v51:
Design processor, start of the top module:
module processor(clk,rst,ld,kernel,o_img_re,o_img_addr,i_img_data,
                 o_out_we,o_out_addr,o_out_data,o_complete);
clock: 5.21 ns
lec_check: 0
cap_margin: 0
cell_pad_in_sites_global_placement: 1
core_margin: 2
core_utilization: 39
cts_cluster_diameter: 310
cts_cluster_size: 14
gpl_routability_driven: 0
gpl_timing_driven: 0
hold_slack_margin: 0.28
max_routing_layer: met5
slew_margin: 20
tns_end_percent: 25
run.sh (not shown) runs the stock make flow with config.mk's settings and CLKGATE_MAP_FILE=.
v51 completed end to end; final checks failed (setup timing).
Edits applied to the flow inputs when going from v51 to v22:
- removing GPL_ROUTABILITY_DRIVEN (formerly 0)
- removing HOLD_SLACK_MARGIN (formerly 0.28)
- changing CORE_UTILIZATION from 39 to 40
- removing GPL_TIMING_DRIVEN (formerly 0)
- removing CTS_CLUSTER_SIZE (formerly 14)
- removing CTS_CLUSTER_DIAMETER (formerly 310)
- removing MAX_ROUTING_LAYER (formerly met5)
- removing CELL_PAD_IN_SITES_GLOBAL_PLACEMENT (formerly 1)
- changing CAP_MARGIN from 0 to 20
- removing TNS_END_PERCENT (formerly 25)
- changing the clock period (ns, I/O delays scaled along) from 5.21 to 9.18
Notes after the runs:
- v22: all stages complete, timing, DRC and antenna checks passed
- Against v51, v22 comes in about 50% lower on count of plain and timing-repair buffers in the layout.
- Delta (v22 minus v51): number of nets in the finished design has decreased; HPWL after detailed placement has decreased.
- In v22, area growth from synthesis to layout is lower than in v51.
- When the final numbers for v51 and v22 were put side by side, the worst hold slack turned out to be smaller in v51.
- For v22, the slowest cell on the critical path was sky130_fd_sc_hd__dfxtp_2, unlike v51, where it was sky130_fd_sc_hd__fa_1.
- Of v51 and v22, v51 shows the higher slew of the pin with the lowest slew margin, with v22 below it.
- When v22 is measured against v51, its critical path depth turns out 5 higher.
- Power share of the clock group for v22: 8.0 points up relative to v51
The inputs of v48 differ from those of v22 as listed below.
- a change of CORE_UTILIZATION from 40 to 21
- a change of the clock period (ns, I/O delays scaled along) from 9.18 to 17.3
--- outcome ---
Lower count of vias placed by the detailed router was reported by v48, not v22.
Changes observed in v48 relative to v22: worst slack after detailed placement rose by 7740 ps; reported max-cap violation count held; summed standard-cell area reported by yosys held steady; routed wire length shows a reduction of about 3.7%.
v48 vs v22 — final cell count without fillers climbed by more than 10%
Delta (v48 minus v22): transition time of the tightest slew-check pin went up, final-layout fill cell count went up.
v48 vs v22: maximum frequency from static timing analysis down by a few percent
Post-synthesis share of cell area spent on full adders, half adders and majority gates came out exactly the same in v22 and v48.
v48 leaves more setup margin than v22.
The following lists how v5 was set up differently from v48:
- CORE_UTILIZATION now 39, was 21
- the clock period (ns, I/O delays scaled along) now 13.3, was 17.3
==> results <==
- v5 vs v48: worst IR drop on VDD up by more than 10%
- When the final numbers for v5 and v48 were put side by side, the minimum period implied by the final worst setup slack turned out to be greater in v48.
- ~same insertion delay to the later sink of the worst-skew pair in v5 and v48
- Diff v48 -> v5 | routed wire length | increase of about 6%
- v5 vs v48, final core area utilization went up by 20 points.
- Of v5 and v48, the run reporting the higher final cell count was v48.
- Looking at critical path data required time across v5 and v48, the one that comes out lower is v5.
- Post-route cell area: higher on v48
- In the reports for v5 and v48, the smaller count of clock-buffer cells in the layout belongs to v48.
Input changes introduced in v24 (baseline for comparison: v5):
- CTS_CLUSTER_SIZE now 14, previously not set
- CTS_CLUSTER_DIAMETER now 365, previously not set
- CORE_UTILIZATION now 57, was 39
- the clock period (ns, I/O delays scaled along) now 5.3, was 13.3
## What came out
v24 finished all stages; however, its layout fails the closing checks, the failures being setup timing.
v5 → v24: sequential cell area now sits at about the same level, number of cell rows now sits lower.
v5 → v24: total track usage up 12 points, simple-gate area share of the yosys netlist held steady.

* * *

== job 101 ==
Starting RTL as in the previous note.
Settings: LEC_CHECK=0, ABC_AREA=1, CAP_MARGIN=5, CELL_PAD_IN_SITES_DETAIL_PLACEMENT=2, CELL_PAD_IN_SITES_GLOBAL_PLACEMENT=2, CORE_ASPECT_RATIO=1.47, CORE_MARGIN=2, CORE_UTILIZATION=40, GPL_ROUTABILITY_DRIVEN=0, GPL_TIMING_DRIVEN=0, MAX_ROUTING_LAYER=met4, MIN_ROUTING_LAYER=met2, PLACE_DENSITY=0.61, SETUP_SLACK_MARGIN=1.31, SLEW_MARGIN=20, TNS_END_PERCENT=45; clock period 9.58 ns.
Job 101 is listed as incomplete: the tool reported an error in global routing (5_1_grt) and the run ended there.
Input-level comparison between job 102 and job 101:
Settings: SETUP_SLACK_MARGIN removed (was 1.31); ABC_AREA removed (was 1); CELL_PAD_IN_SITES_DETAIL_PLACEMENT changed from 2 to 1; TNS_END_PERCENT removed (was 45); PLACE_DENSITY removed (was 0.61); GPL_ROUTABILITY_DRIVEN removed (was 0); CORE_ASPECT_RATIO removed (was 1.47); MAX_ROUTING_LAYER removed (was met4); the clock period (ns, I/O delays scaled along) changed from 9.58 to 5.21.
Findings:
- FAIL job 102 @ global routing (5_1_grt): tool exited with error
- In the flow results for job 102 and job 101, the sum of net half-perimeters after detailed placement is larger on job 101.
- Against job 101, count of instances resized after the clock tree is built in job 102 rose by more than 100%.
- Changes observed in job 102 relative to job 101: area fraction in mux cells increased by 16 points relative to the old numbers, cell count in the Yosys report decreased by 40% relative to the old numbers.
- The run showing the smaller maximum buffer depth of the clock tree is job 102.
- Cmp job 102 and job 101 / mean area per synthesized cell / lower: job 101
- | count of state elements after synthesis | higher: job 101 |

* * *

old:
processor again, from the RTL that the note above started with.
export LEC_CHECK = 0
export CAP_MARGIN = 5
export CORE_MARGIN = 2
export CORE_UTILIZATION = 68
export CTS_CLUSTER_DIAMETER = 42
export MAX_ROUTING_LAYER = met4
export SLEW_MARGIN = 20
create_clock -name core_clock -period 7.57 [get_ports {clk}]
old did not run to completion, as it errored out during 5_1_grt.
Input-level comparison between new and old:
Settings: removing MAX_ROUTING_LAYER (formerly met4); setting CTS_CLUSTER_SIZE to 14 for the first time; changing CAP_MARGIN from 5 to 40; removing CTS_CLUSTER_DIAMETER (formerly 42); changing CORE_UTILIZATION from 68 to 57; changing the clock period (ns, I/O delays scaled along) from 7.57 to 5.64.
[summary]
- [flow] new | stages: complete | final checks: fail | reason: setup timing
- [compare] base=old new=new: cell total after placement went up by 754; clock sink count was more or less identical; placed cell area went up by 5.1%.
- new vs. old: number of placement rows went up by 13.
- Of new and old, the run reporting the higher sum of net half-perimeters after detailed placement was old.
- As far as share of synthesized registers carrying an async set or reset goes, new and old are indistinguishable; the numbers are identical.
- On count of buffers added by post-CTS timing repair for setup, the higher figure sits with new, not old.

* * *

Starting RTL as in the previous note.
// processor
module processor(clk,rst,ld,kernel,o_img_re,o_img_addr,i_img_data,
                 o_out_we,o_out_addr,o_out_data,o_complete);
Settings: LEC_CHECK=0, CAP_MARGIN=20, CORE_MARGIN=2, CORE_UTILIZATION=68, CTS_CLUSTER_SIZE=14, GPL_TIMING_DRIVEN=1, HOLD_SLACK_MARGIN=0.28, MAX_ROUTING_LAYER=met5, SETUP_SLACK_MARGIN=-0.31, SLEW_MARGIN=20, TNS_END_PERCENT=75; clock period 3.64 ns.
The baseline stopped in global routing (GRT-0116).
Next try:
- CAP_MARGIN: 20 -> 5
- CORE_UTILIZATION: 68 -> 66
- CTS_CLUSTER_SIZE: 14 -> 42
- SETUP_SLACK_MARGIN: -0.31 -> 1.55
- clock period: 3.64 -> 5.96 ns (I/O delays scaled with it)
Effect: The changed run ended with an error in global routing, error GRT-0232. Synthesized cell count does not change. Die size goes up by 3.0%. Synthesized area stays the same.

* * *

processor again, from the RTL that the note above started with.
clock: 7.23 ns
lec_check: 0
cap_margin: 20
core_margin: 2
core_utilization: 71
cts_cluster_size: 42
gpl_timing_driven: 1
hold_slack_margin: 0.28
max_routing_layer: met5
place_density: 0.8
slew_margin: 20
tns_end_percent: 75
The starting point never finished: it broke off in 5_1_grt, error GRT-0116.
Change:
CAP_MARGIN = 5   (was 20)
CORE_UTILIZATION = 70   (was 71)
CTS_CLUSTER_DIAMETER = 363   (was unset)
CTS_CLUSTER_SIZE = 47   (was 42)
PLACE_DENSITY = unset   (was 0.8)
SETUP_SLACK_MARGIN = 1.2   (was unset)
clock period = 5.96 ns   (was 7.23 ns; I/O delays follow)
=> The changed run never finished: it broke off in 5_1_grt. Die size rises slightly. Synthesized area is unchanged. Synthesized cell count stays the same.
Change:
CAP_MARGIN = 20   (was 5)
CORE_UTILIZATION = 39   (was 70)
CTS_CLUSTER_DIAMETER = unset   (was 363)
CTS_CLUSTER_SIZE = 14   (was 47)
SETUP_SLACK_MARGIN = unset   (was 1.2)
clock period = 5.44 ns   (was 5.96 ns; I/O delays follow)
=> Now the flow finished but failed the layout checks on negative setup slack. Synthesized area does not change. Die area climbs by well over a third. Synthesized cell count does not change.
Change:
CORE_UTILIZATION = 72   (was 39)
CTS_CLUSTER_SIZE = 42   (was 14)
PLACE_DENSITY_LB_ADDON = 0.26   (was unset)
clock period = 7.23 ns   (was 5.44 ns; I/O delays follow)
After rerunning: This time the run failed in 5_1_grt. Die size decreases by 46%. Synthesized cell count stays the same. Synthesized area does not change.
Change:
CORE_UTILIZATION = 62   (was 72)
CTS_CLUSTER_SIZE = unset   (was 42)
GPL_TIMING_DRIVEN = unset   (was 1)
HOLD_SLACK_MARGIN = unset   (was 0.28)
MAX_ROUTING_LAYER = unset   (was met5)
PLACE_DENSITY = 0.35   (was unset)
PLACE_DENSITY_LB_ADDON = unset   (was 0.26)
SETUP_SLACK_MARGIN = 0.73   (was unset)
TNS_END_PERCENT = unset   (was 75)
clock period = 7.75 ns   (was 7.23 ns; I/O delays follow)
After rerunning: With this change the flow produced a clean layout; area after synthesis is unchanged; synthesized cell count is unchanged; die size rose by 16%.
Change:
CORE_UTILIZATION = 39   (was 62)
GPL_TIMING_DRIVEN = 0   (was unset)
HOLD_SLACK_MARGIN = 0.28   (was unset)
MAX_ROUTING_LAYER = met5   (was unset)
PLACE_DENSITY = unset   (was 0.35)
SETUP_SLACK_MARGIN = unset   (was 0.73)
TNS_END_PERCENT = 75   (was unset)
clock period = 5.96 ns   (was 7.75 ns; I/O delays follow)
Effect:
- The changed run finished with negative setup slack left
- non-clock buffer count climbs by 361
- clock-buffer cell count climbs by 8
- flip-flop count is unchanged
- area after synthesis stays the same
- worst setup slack degrades by 2.1 ns
- die area climbs by 58%
- clock skew drops by 0.029 ns
- core utilization drops by 24 points
- global-route usage drops by 11 points
- total power climbs by 35%
- via count climbs by 2.7%

* * *

== rev 12 ==
Starting RTL as in the previous note.
make LEC_CHECK=0 CAP_MARGIN=20 CORE_ASPECT_RATIO=0.5 CORE_MARGIN=2 CORE_UTILIZATION=72 CTS_CLUSTER_DIAMETER=356 CTS_CLUSTER_SIZE=100 PLACE_DENSITY=0.36 SLEW_MARGIN=20 TNS_END_PERCENT=10 finish   # period 5.44 ns
Rev 12 terminated abnormally: 5_1_grt reported GRT-0116.
diff inputs: rev 12 => rev 13
- clearing CORE_ASPECT_RATIO, which used to be 0.5
- clearing TNS_END_PERCENT, which used to be 10
- clearing CTS_CLUSTER_DIAMETER, which used to be 356
- swapping 72 for 25 in CORE_UTILIZATION
- clearing CTS_CLUSTER_SIZE, which used to be 100
- clearing PLACE_DENSITY, which used to be 0.36
- swapping 5.44 for 9.18 in the clock period (ns, I/O delays scaled along)
Notes after the runs:
Of rev 12 and rev 13, only rev 13 finishes the flow clean. Status: rev 12 FAILED at 5_1_grt (tool error). Rev 12 -> rev 13: synthesized area delta 0, exact match. Taking rev 12 as the reference, in rev 13 final HPWL from detailed placement decreased 16%, post-synthesis register bit count comparable, number of buffers on the longest clock path moved up, count of library flops with an enable pin flat. Rev 13 vs. rev 12: die extent in y went up by about 140%. Compared with rev 12, rev 13 shows x dimension of the die that has gone up by more than 10%.

* * *

Starting RTL as in the previous note.
Settings: LEC_CHECK=0, ABC_AREA=1, CAP_MARGIN=15, CELL_PAD_IN_SITES_DETAIL_PLACEMENT=2, CELL_PAD_IN_SITES_GLOBAL_PLACEMENT=3, CORE_MARGIN=2, CORE_UTILIZATION=30, GPL_TIMING_DRIVEN=0, MAX_ROUTING_LAYER=met5, MIN_ROUTING_LAYER=met1, SETUP_SLACK_MARGIN=0.99, SLEW_MARGIN=40, TNS_END_PERCENT=80; clock period 11.0 ns.
Then changed:
- CORE_UTILIZATION: 30 -> 67
- MIN_ROUTING_LAYER: met1 -> met2
- PLACE_DENSITY_LB_ADDON: not set -> 0.17
Outcome: The new run died in global placement without I/O (3_1_place_gp_skip_io) (FLW-0024); die size falls by 55%; area after synthesis does not change; synthesized cell count is unchanged.
Then changed:
- ABC_AREA: 1 -> not set
- CAP_MARGIN: 15 -> 20
- CELL_PAD_IN_SITES_DETAIL_PLACEMENT: 2 -> not set
- CELL_PAD_IN_SITES_GLOBAL_PLACEMENT: 3 -> not set
- CORE_UTILIZATION: 67 -> 40
- GPL_TIMING_DRIVEN: 0 -> not set
- MAX_ROUTING_LAYER: met5 -> not set
- MIN_ROUTING_LAYER: met2 -> not set
- PLACE_DENSITY_LB_ADDON: 0.17 -> not set
- SETUP_SLACK_MARGIN: 0.99 -> not set
- SLEW_MARGIN: 40 -> 20
- TNS_END_PERCENT: 80 -> not set
- clock period: 11.0 -> 11.9 ns (I/O delays scaled with it)
This time the run finished with timing, DRC and antenna clean.
Synthesized area falls by 8.3%.
Die size rises by 53%.
Synthesized cell count falls by 40%.

* * *

Starting RTL as in the previous note.
clock: 11.0 ns
lec_check: 0
abc_area: 1
cap_margin: 20
cell_pad_in_sites_global_placement: 3
core_margin: 2
core_utilization: 30
max_routing_layer: met4
min_routing_layer: met1
slew_margin: 40
tns_end_percent: 80
The first run ran to the end with no violations.
Edit:
Settings changed: ABC_AREA 1 to not set, CELL_PAD_IN_SITES_GLOBAL_PLACEMENT 3 to not set, CORE_UTILIZATION 30 to 72, CTS_CLUSTER_SIZE set to 43, MAX_ROUTING_LAYER met4 to not set, MIN_ROUTING_LAYER met1 to not set, PLACE_DENSITY_LB_ADDON set to 0.03, SLEW_MARGIN 40 to 20, TNS_END_PERCENT 80 to not set.
Clock period 11.0 ns to 3.78 ns, I/O delays scaled along.
After rerunning: This time the run died in global routing. Die size is lower by about 60%. Synthesized cell count is lower by 40%. Area after synthesis is lower by 8.3%.

* * *

== try-nickel ==
Starting RTL as in the previous note.
clock: 7.13 ns
lec_check: 0
cap_margin: 0
cell_pad_in_sites_global_placement: 1
core_margin: 2
core_utilization: 39
cts_cluster_diameter: 310
cts_cluster_size: 14
gpl_routability_driven: 0
gpl_timing_driven: 0
hold_slack_margin: 0.28
max_routing_layer: met5
slew_margin: 40
tns_end_percent: 60
What the final checks of try-nickel revealed, after a flow that finished every stage, was a layout that fails on negative setup slack.
Setup changes, try-nickel to try-onyx
- GPL_TIMING_DRIVEN now 1, was 0
- SLEW_MARGIN now 20, was 40
- CTS_CLUSTER_SIZE now 42, was 14
- CELL_PAD_IN_SITES_GLOBAL_PLACEMENT no longer set, was 1
- CTS_CLUSTER_DIAMETER no longer set, was 310
- GPL_ROUTABILITY_DRIVEN no longer set, was 0
- TNS_END_PERCENT now 75, was 60
- CORE_UTILIZATION now 70, was 39
- CAP_MARGIN now 5, was 0
- the clock period (ns, I/O delays scaled along) now 5.96, was 7.13
Findings:
Tool error GRT-0116 stopped try-onyx during global routing (5_1_grt); no final results.
Going from try-nickel to try-onyx, CTS buffer count rose by 30; post-CTS resize count went down by 197.
try-onyx: core utilization at floorplan is 31 points higher than what try-nickel reported.
Number of core rows delta for try-onyx relative to try-nickel: 44 lower
Summary — die extent in y, try-onyx relative to try-nickel: lower, by about 25%.

* * *

processor again, from the RTL that the note above started with.
Settings: LEC_CHECK=0, CAP_MARGIN=20, CORE_MARGIN=2, CORE_UTILIZATION=72, CTS_CLUSTER_DIAMETER=389, CTS_CLUSTER_SIZE=99, PLACE_DENSITY_LB_ADDON=0.02, SETUP_SLACK_MARGIN=0.73, SLEW_MARGIN=20, TNS_END_PERCENT=5; clock period 5.1 ns.
The baseline died in 5_1_grt.
Then changed:
CAP_MARGIN = 0   (was 20)
CTS_CLUSTER_DIAMETER = 53   (was 389)
CTS_CLUSTER_SIZE = 13   (was 99)
PLACE_DENSITY = 0.42   (was not set)
PLACE_DENSITY_LB_ADDON = not set   (was 0.02)
SETUP_SLACK_MARGIN = 0.71   (was 0.73)
TNS_END_PERCENT = not set   (was 5)
clock period = 3.56 ns   (was 5.1 ns; I/O delays follow)
Result:
- The changed run ended with an error in 5_1_grt (GRT-0116)
- die size stays the same
- synthesized area does not change
- synthesized cell count stays the same
Then changed:
ABC_AREA = 1   (was not set)
CAP_MARGIN = 40   (was 0)
CORE_ASPECT_RATIO = 0.5   (was not set)
CTS_CLUSTER_DIAMETER = 400   (was 53)
CTS_CLUSTER_SIZE = 99   (was 13)
PLACE_DENSITY = not set   (was 0.42)
SETUP_SLACK_MARGIN = 1.67   (was 0.71)
clock period = 5.69 ns   (was 3.56 ns; I/O delays follow)
Result:
- The new run died in 5_1_grt, error GRT-0228
- die size rose by about 9%
- synthesized area climbs by 9.0%
- synthesized cell count came out higher by about 70%
Power figures rest on the tool's default switching activity, not on a simulated workload.
